== build 21 ==
==> flow/design.v (excerpt) <==
module b58_cliky
	(
		CLOCK_50,						 
    KEY,
    SW,
    HEX0, HEX1, HEX2, HEX3, HEX4, HEX5, HEX6, HEX7,
		PLOT_X,
		PLOT_Y,
		PLOT_COLOUR,
		PLOT_EN
	);
clock: 16.0 ns
lec_check: 0
cap_margin: 25
core_aspect_ratio: 1.52
core_margin: 5
core_utilization: 40
cts_cluster_size: 95
gpl_routability_driven: 0
hold_slack_margin: 0.14
min_routing_layer: met2
place_density: 0.6
slew_margin: 15
run.sh (not shown) runs the stock make flow with config.mk's settings and CLKGATE_MAP_FILE=.
Build 21 completed; timing, DRC and antenna clean
Changes in build 56 relative to build 21:
- a deleted CTS_CLUSTER_SIZE that had been 95
- a deleted CORE_ASPECT_RATIO that had been 1.52
- a change of CORE_MARGIN from 5 to 2
- a deleted MIN_ROUTING_LAYER that had been met2
- a deleted PLACE_DENSITY that had been 0.6
- a change of CAP_MARGIN from 25 to 20
- a deleted HOLD_SLACK_MARGIN that had been 0.14
- a deleted GPL_ROUTABILITY_DRIVEN that had been 0
- a change of CORE_UTILIZATION from 40 to 59
- a change of SLEW_MARGIN from 15 to 20
- a change of the clock period (ns, I/O delays scaled along) from 16.0 to 8.44
==> comparison <==
- Complete run, failing final checks: build 56, reason setup timing.
- Comparing build 56 and build 21, the lower sequential fraction of total cell area is on build 56.
- Build 21 → build 56: number of ordinary and repair buffers in the finished layout +398; number of setup violations in the final report +18; maximum frequency +about 50%; maximum number of pins on one net before global-route repair -7.8%.
- Total stage count of the critical path went up by a little under 10% going from build 21 to build 56.
- Build 56 vs. build 21: worst setup slack before clock tree synthesis now smaller, number of standard cells in the layout, taps in and fillers out rose 6.1%, clock insertion delay at the later pin of the skew report shows a reduction of 0.03 ns, wire length on met1 +25 mm.
Inputs modified between build 56 and build 43:
- putting PLACE_DENSITY at 0.64 where nothing was set
- swapping 59 for 72 in CORE_UTILIZATION
- putting CTS_CLUSTER_DIAMETER at 233 where nothing was set
- putting ABC_AREA at 1 where nothing was set
- swapping 8.44 for 11.7 in the clock period (ns, I/O delays scaled along)
Findings:
Build 56 -> stages 100% | layout checks FAIL | setup timing
Final checks on build 43, whose flow otherwise completed, came back failing, citing setup timing.
Delta (build 43 minus build 56): delay of the slowest critical-path stage shows a reduction of 0.52 ns, clock transition at the register clock pins on the worst setup and hold paths after CTS shows no meaningful change.
In the metrics for build 56 and build 43, the one carrying the higher gate count after technology mapping is build 43.
Build 43 has via count of the first global-routing pass below what build 56 had.
In build 43, total length of routed met2 wires is lower than in build 56.
diff inputs: build 43 => build 66
- clearing ABC_AREA, which used to be 1
- swapping 233 for 32 in CTS_CLUSTER_DIAMETER
- swapping 20 for 30 in CAP_MARGIN
- swapping 11.7 for 11.2 in the clock period (ns, I/O delays scaled along)
Findings:
In summary, build 66 completed successfully, with a layout that passed the timing, design-rule and antenna checks.
Delta (build 66 minus build 43): global-route wire length before repair saw an increase, count of flip-flops with a built-in enable after synthesis saw little to no change.
The lower clock power of build 66 and build 43 is in build 43.
Run comparison: build 66 largest power group the clock network; build 43 largest power group registers
Relative to build 66, the following input files were edited for build 50:
- PLACE_DENSITY changed from 0.64 to 0.66
- CORE_UTILIZATION changed from 72 to 69
- CTS_CLUSTER_DIAMETER removed (was 32)
- CAP_MARGIN changed from 30 to 20
- the clock period (ns, I/O delays scaled along) changed from 11.2 to 10.3
--- outcome ---
- Nothing crashed in build 50 and all stages finished; the problem is that the final layout failed, the offending checks being setup timing.
- Sort build 50 and build 66 by arrival time of the worst setup path, ascending, and build 50 comes first.
- Build 66 -> build 50: sum of met2 wire segment lengths after detailed routing increased by more than 10%
- Re clock latency of the later-clocked register in the worst-skew pair: build 50 is 0.02 ns up on build 66.
- Relative to build 66, final total negative setup slack decreased by 4.99 ns in build 50.

* * *

lane 1:
b58_cliky again, from the RTL that the note above started with.
clock: 16.0 ns
lec_check: 0
cap_margin: 25
cell_pad_in_sites_detail_placement: 1
core_aspect_ratio: 1.52
core_margin: 3
core_utilization: 40
cts_cluster_size: 95
gpl_routability_driven: 0
hold_slack_margin: 0.14
max_routing_layer: met5
min_routing_layer: met2
place_density: 0.6
slew_margin: 15
tns_end_percent: 95
Having completed the whole flow, lane 1 delivered a layout that passed the timing, design-rule and antenna checks.
Edits applied to the flow inputs when going from lane 1 to lane 2:
==> flow/config.mk <==
export PLATFORM = sky130hd
export DESIGN_NAME = b58_cliky
export DESIGN_NICKNAME = b58_cliky
export VERILOG_FILES = /design/flow/design.v
export SDC_FILE = /design/flow/constraint.sdc
export NUM_CORES = 4
export LEC_CHECK = 0
export CAP_MARGIN = 20
export CORE_MARGIN = 2
export CORE_UTILIZATION = 40
export PLACE_DENSITY = 0.6
export SLEW_MARGIN = 20
==> flow/constraint.sdc <==
create_clock -name core_clock -period 15.2 [get_ports {CLOCK_50}]
set_input_delay 3.0400 -clock core_clock [delete_from_list [all_inputs] [get_ports {CLOCK_50}]]
set_output_delay 3.0400 -clock core_clock [all_outputs]
set_load 0.01 [all_outputs]
Notes after the runs:
- After synthesis and placement, the instance count of lane 2 is above that of lane 1.
- Sort lane 1 and lane 2 by worst-case setup slack after placement desc -> top: lane 2
- Between lane 1 and lane 2, global-route usage decreased.
Inputs modified between lane 2 and lane 3:
diff --git a/flow/config.mk b/flow/config.mk
--- a/flow/config.mk
+++ b/flow/config.mk
@@ -7,5 +7,7 @@
 export LEC_CHECK = 0
+export ABC_AREA = 1
 export CAP_MARGIN = 20
 export CORE_MARGIN = 2
-export CORE_UTILIZATION = 40
+export CORE_UTILIZATION = 63
+export CTS_CLUSTER_SIZE = 93
 export PLACE_DENSITY = 0.6
==> flow/constraint.sdc <==
create_clock -name core_clock -period 8.44 [get_ports {CLOCK_50}]
set_input_delay 1.6880 -clock core_clock [delete_from_list [all_inputs] [get_ports {CLOCK_50}]]
set_output_delay 1.6880 -clock core_clock [all_outputs]
set_load 0.01 [all_outputs]
### Flow results
Going from lane 2 to lane 3, final design instance area without fill +18%; distinct cell type count after synthesis -47; area of the die -37%. The higher chip area in the Yosys report of lane 3 and lane 2 is in lane 2. Slew of the pin with the lowest slew margin, lane 3 and lane 2: higher on lane 3. FAIL: lane 3; every other run in lane 3 and lane 2 is clean. Lane 3 vs lane 2 — x dimension of the die dropped by more than 10%. Area after synthesis was lower in the run labelled lane 3. On final worst slack: between lane 3 and lane 2, it ends up higher for lane 2. The via count reported for lane 3 is higher than the one for lane 2. Route | lane 3 vs lane 2 | wire longer in lane 3.
Edits applied to the flow inputs when going from lane 3 to lane 4:
diff --git a/flow/config.mk b/flow/config.mk
--- a/flow/config.mk
+++ b/flow/config.mk
@@ -7,8 +7,7 @@
 export LEC_CHECK = 0
-export ABC_AREA = 1
 export CAP_MARGIN = 20
 export CORE_MARGIN = 2
-export CORE_UTILIZATION = 63
-export CTS_CLUSTER_SIZE = 93
-export PLACE_DENSITY = 0.6
+export CORE_UTILIZATION = 72
+export PLACE_DENSITY = 0.66
 export SLEW_MARGIN = 20
+export TNS_END_PERCENT = 5
==> flow/constraint.sdc <==
create_clock -name core_clock -period 10.3 [get_ports {CLOCK_50}]
set_input_delay 2.0600 -clock core_clock [delete_from_list [all_inputs] [get_ports {CLOCK_50}]]
set_output_delay 2.0600 -clock core_clock [all_outputs]
set_load 0.01 [all_outputs]
### Flow results
The flow for lane 4 finished, though final verification flagged negative setup slack. Lane 4 reports its capture point of the critical path as top.d0.max_count[16] while lane 3 reports top.d0.max_count[11]. Chip area from the yosys synthesis statistics: lane 4 and lane 3 compared, higher one is lane 4. Compared with lane 3, in lane 4 final period demand of the worst path moved up, final net count moved down, clock-buffer cell count moved up, critical path depth moved down. Compared with lane 3, power in lane 4 decreased by more than 10%. Lane 4 supports a lower top clock frequency than lane 3. Fraction of standard cell area that is sequential (lower): lane 3.

* * *

Starting RTL as in the previous note.
make LEC_CHECK=0 CAP_MARGIN=5 CORE_MARGIN=2 CORE_UTILIZATION=72 CTS_CLUSTER_DIAMETER=135 CTS_CLUSTER_SIZE=38 SETUP_SLACK_MARGIN=2.45 SLEW_MARGIN=10 TNS_END_PERCENT=5 finish   # period 8.46 ns
The starting point died in global routing (5_1_grt).
Edit:
Settings changed: CAP_MARGIN 5 to 20, CORE_UTILIZATION 72 to 40, CTS_CLUSTER_DIAMETER 135 to unset, CTS_CLUSTER_SIZE 38 to unset, PLACE_DENSITY set to 0.6, SETUP_SLACK_MARGIN 2.45 to unset, SLEW_MARGIN 10 to 20, TNS_END_PERCENT 5 to unset.
Clock period 8.46 ns to 16.0 ns, I/O delays scaled along.
With this change the flow produced a clean layout.
Die area grows by about 80%.
Synthesized cell count stays the same.
Synthesized area is unchanged.
Edit:
Settings changed: CORE_UTILIZATION 40 to 59, PLACE_DENSITY 0.6 to unset, SETUP_SLACK_MARGIN set to 3.06.
Clock period 16.0 ns to 11.3 ns, I/O delays scaled along.
The changed run ran to the end with no violations.
Total power rises by 50%.
Clock-buffer cell count is higher by 6.
Setup slack loses 0.66 ns.
Routed wire length goes up by 13%.
Global-route usage increases by 11 points.
Critical path depth went up by 3.
Via count rises by 12%.
Synthesized area stays the same.
Final area rises by 16%.
Sequential cell count does not change.
Cell count rose by 0.72%.
Edit:
Settings changed: CORE_UTILIZATION 59 to 52, CTS_CLUSTER_SIZE set to 92, PLACE_DENSITY set to 0.6, SETUP_SLACK_MARGIN 3.06 to unset.
Clock period 11.3 ns to 10.9 ns, I/O delays scaled along.
Synthesized cell count is unchanged.
Setup slack loses 0.34 ns.
Design area fell by 4.1%.
Wire length fell by 7.3%.
Die area rose by 13%.
Edit:
Settings changed: ABC_AREA set to 1, CORE_UTILIZATION 52 to 72, CTS_CLUSTER_SIZE 92 to 93, TNS_END_PERCENT set to 20.
Clock period 10.9 ns to 11.3 ns, I/O delays scaled along.
=> The changed run completed, yet does not pass: negative setup slack. Total power falls by 4.3%. Clock power falls by 10%. Clock skew rises by 0.0036 ns. Routed wire length rises by 3.5%. Sequential cell count stays the same. Final cell count rises by 6.2%. Via count rises by 11%. Critical path depth rises by 33. Worst hold slack barely changes.

* * *

wip/zinc:
Starting RTL as in the previous note.
// b58_cliky
module b58_cliky
	(
		CLOCK_50,						 
    KEY,
    SW,
    HEX0, HEX1, HEX2, HEX3, HEX4, HEX5, HEX6, HEX7,
		PLOT_X,
		PLOT_Y,
		PLOT_COLOUR,
		PLOT_EN
	);
==> flow/config.mk <==
export PLATFORM = sky130hd
export DESIGN_NAME = b58_cliky
export DESIGN_NICKNAME = b58_cliky
export VERILOG_FILES = /design/flow/design.v
export SDC_FILE = /design/flow/constraint.sdc
export NUM_CORES = 4
export LEC_CHECK = 0
export ABC_AREA = 1
export CAP_MARGIN = 25
export CELL_PAD_IN_SITES_GLOBAL_PLACEMENT = 3
export CORE_MARGIN = 2
export CORE_UTILIZATION = 24
export GPL_ROUTABILITY_DRIVEN = 0
export GPL_TIMING_DRIVEN = 0
export HOLD_SLACK_MARGIN = 0.15
export MAX_ROUTING_LAYER = met4
export PLACE_DENSITY_LB_ADDON = 0.26
export SLEW_MARGIN = 0
export TNS_END_PERCENT = 40
==> flow/constraint.sdc <==
create_clock -name core_clock -period 13.1 [get_ports {CLOCK_50}]
set_input_delay 2.6200 -clock core_clock [delete_from_list [all_inputs] [get_ports {CLOCK_50}]]
set_output_delay 2.6200 -clock core_clock [all_outputs]
set_load 0.01 [all_outputs]
wip/zinc: done, clean on timing, DRC and antenna
Input changes introduced in wip/garnet (baseline for comparison: wip/zinc):
- a change of CORE_UTILIZATION from 24 to 26
- a deleted TNS_END_PERCENT that had been 40
- a deleted HOLD_SLACK_MARGIN that had been 0.15
- an added PLACE_DENSITY of 0.6
- a deleted CELL_PAD_IN_SITES_GLOBAL_PLACEMENT that had been 3
- a deleted GPL_ROUTABILITY_DRIVEN that had been 0
- a change of CAP_MARGIN from 25 to 20
- a deleted PLACE_DENSITY_LB_ADDON that had been 0.26
- a deleted GPL_TIMING_DRIVEN that had been 0
- a deleted MAX_ROUTING_LAYER that had been met4
- a deleted ABC_AREA that had been 1
- a change of SLEW_MARGIN from 0 to 20
- a change of the clock period (ns, I/O delays scaled along) from 13.1 to 15.2
## What came out
wip/garnet: relative slew slack is 5.9 points lower than what wip/zinc reported.
From wip/zinc to wip/garnet the numbers moved as follows: initial antenna violation count decreased by 3 relative to the old numbers, multi-input combinational area share increased by 7.5 points relative to the old numbers, via count decreased by 4.5% relative to the old numbers.
wip/zinc -> wip/garnet: area after synthesis increased slightly
Between wip/zinc and wip/garnet, setup slack of the critical path after layout increased.
#### Input delta (wip/umber over wip/garnet)
- an added GPL_TIMING_DRIVEN of 1
- an added CELL_PAD_IN_SITES_GLOBAL_PLACEMENT of 0
- a deleted PLACE_DENSITY that had been 0.6
- a change of CORE_UTILIZATION from 26 to 58
- a change of the clock period (ns, I/O delays scaled along) from 15.2 to 8.98
Findings:
- The flow for wip/umber finished, though final verification flagged negative setup slack.
- On wip/umber: required time of the critical path is 6.30 ns lower than what wip/garnet gave.
- Biggest power consumer among the groups: the clock network -> wip/garnet, sequential cells -> wip/umber
- From wip/garnet to wip/umber the numbers moved as follows: largest net degree at the start of global routing down 15%; global-route usage shows an increase of 21 points; relative slew slack increased 8.2 points; number of post-CTS setup repair buffers higher; number of buffers outside the clock class in the layout climbed about 460%.

* * *

b58_cliky again, from the RTL that the note above started with.
make LEC_CHECK=0 ABC_AREA=0 CAP_MARGIN=25 CELL_PAD_IN_SITES_GLOBAL_PLACEMENT=3 CORE_MARGIN=2 CORE_UTILIZATION=24 GPL_ROUTABILITY_DRIVEN=0 GPL_TIMING_DRIVEN=0 HOLD_SLACK_MARGIN=0.15 MAX_ROUTING_LAYER=met4 MIN_ROUTING_LAYER=met2 PLACE_DENSITY_LB_ADDON=0.26 SLEW_MARGIN=0 TNS_END_PERCENT=5 finish   # period 13.1 ns
The starting point passed the timing, design-rule and antenna checks.
Rerun with:
--- a/flow/config.mk
+++ b/flow/config.mk
@@ -8,13 +8,15 @@
 export ABC_AREA = 0
 export CAP_MARGIN = 25
-export CELL_PAD_IN_SITES_GLOBAL_PLACEMENT = 3
+export CELL_PAD_IN_SITES_DETAIL_PLACEMENT = 1
+export CELL_PAD_IN_SITES_GLOBAL_PLACEMENT = 1
+export CORE_ASPECT_RATIO = 1.44
 export CORE_MARGIN = 2
 export CORE_UTILIZATION = 24
 export GPL_ROUTABILITY_DRIVEN = 0
-export GPL_TIMING_DRIVEN = 0
+export GPL_TIMING_DRIVEN = 1
 export HOLD_SLACK_MARGIN = 0.15
 export MAX_ROUTING_LAYER = met4
 export MIN_ROUTING_LAYER = met2
 export PLACE_DENSITY_LB_ADDON = 0.26
-export SLEW_MARGIN = 0
+export SLEW_MARGIN = 30
 export TNS_END_PERCENT = 5
==> flow/constraint.sdc (replaced) <==
create_clock -name core_clock -period 8.95 [get_ports {CLOCK_50}]
set_input_delay 1.7900 -clock core_clock [delete_from_list [all_inputs] [get_ports {CLOCK_50}]]
set_output_delay 1.7900 -clock core_clock [all_outputs]
set_load 0.01 [all_outputs]
Outcome:
- This time the run completed and failed the layout checks on negative setup slack
- total power goes up by about 50%
- clock-buffer cell count goes down by 1
- non-clock buffer count goes up by 268
- wire length goes up by 4.6%

* * *

Starting RTL as in the previous note.
==> flow/config.mk <==
export PLATFORM = sky130hd
export DESIGN_NAME = b58_cliky
export DESIGN_NICKNAME = b58_cliky
export VERILOG_FILES = /design/flow/design.v
export SDC_FILE = /design/flow/constraint.sdc
export NUM_CORES = 4
export LEC_CHECK = 0
export CAP_MARGIN = 25
export CELL_PAD_IN_SITES_DETAIL_PLACEMENT = 1
export CORE_ASPECT_RATIO = 1.52
export CORE_MARGIN = 3
export CORE_UTILIZATION = 66
export CTS_CLUSTER_DIAMETER = 297
export CTS_CLUSTER_SIZE = 65
export GPL_ROUTABILITY_DRIVEN = 0
export HOLD_SLACK_MARGIN = 0.14
export MAX_ROUTING_LAYER = met5
export MIN_ROUTING_LAYER = met2
export PLACE_DENSITY = 0.6
export SLEW_MARGIN = 15
export TNS_END_PERCENT = 95
==> flow/constraint.sdc <==
create_clock -name core_clock -period 16.0 [get_ports {CLOCK_50}]
set_input_delay 3.2000 -clock core_clock [delete_from_list [all_inputs] [get_ports {CLOCK_50}]]
set_output_delay 3.2000 -clock core_clock [all_outputs]
set_load 0.01 [all_outputs]
The starting point ended with an error in detailed placement (3_5_place_dp) with DPL-0033.
Then changed:
==> flow/config.mk (replaced) <==
export PLATFORM = sky130hd
export DESIGN_NAME = b58_cliky
export DESIGN_NICKNAME = b58_cliky
export VERILOG_FILES = /design/flow/design.v
export SDC_FILE = /design/flow/constraint.sdc
export NUM_CORES = 4
export LEC_CHECK = 0
export CAP_MARGIN = 20
export CORE_MARGIN = 2
export CORE_UTILIZATION = 60
export SLEW_MARGIN = 20
==> flow/constraint.sdc (replaced) <==
create_clock -name core_clock -period 8.46 [get_ports {CLOCK_50}]
set_input_delay 1.6920 -clock core_clock [delete_from_list [all_inputs] [get_ports {CLOCK_50}]]
set_output_delay 1.6920 -clock core_clock [all_outputs]
set_load 0.01 [all_outputs]
After rerunning: This time the run finished with setup timing left. Die size rose by 7.1%. Area after synthesis is unchanged. Synthesized cell count is unchanged.
Power is estimated from default activity; no workload was simulated.
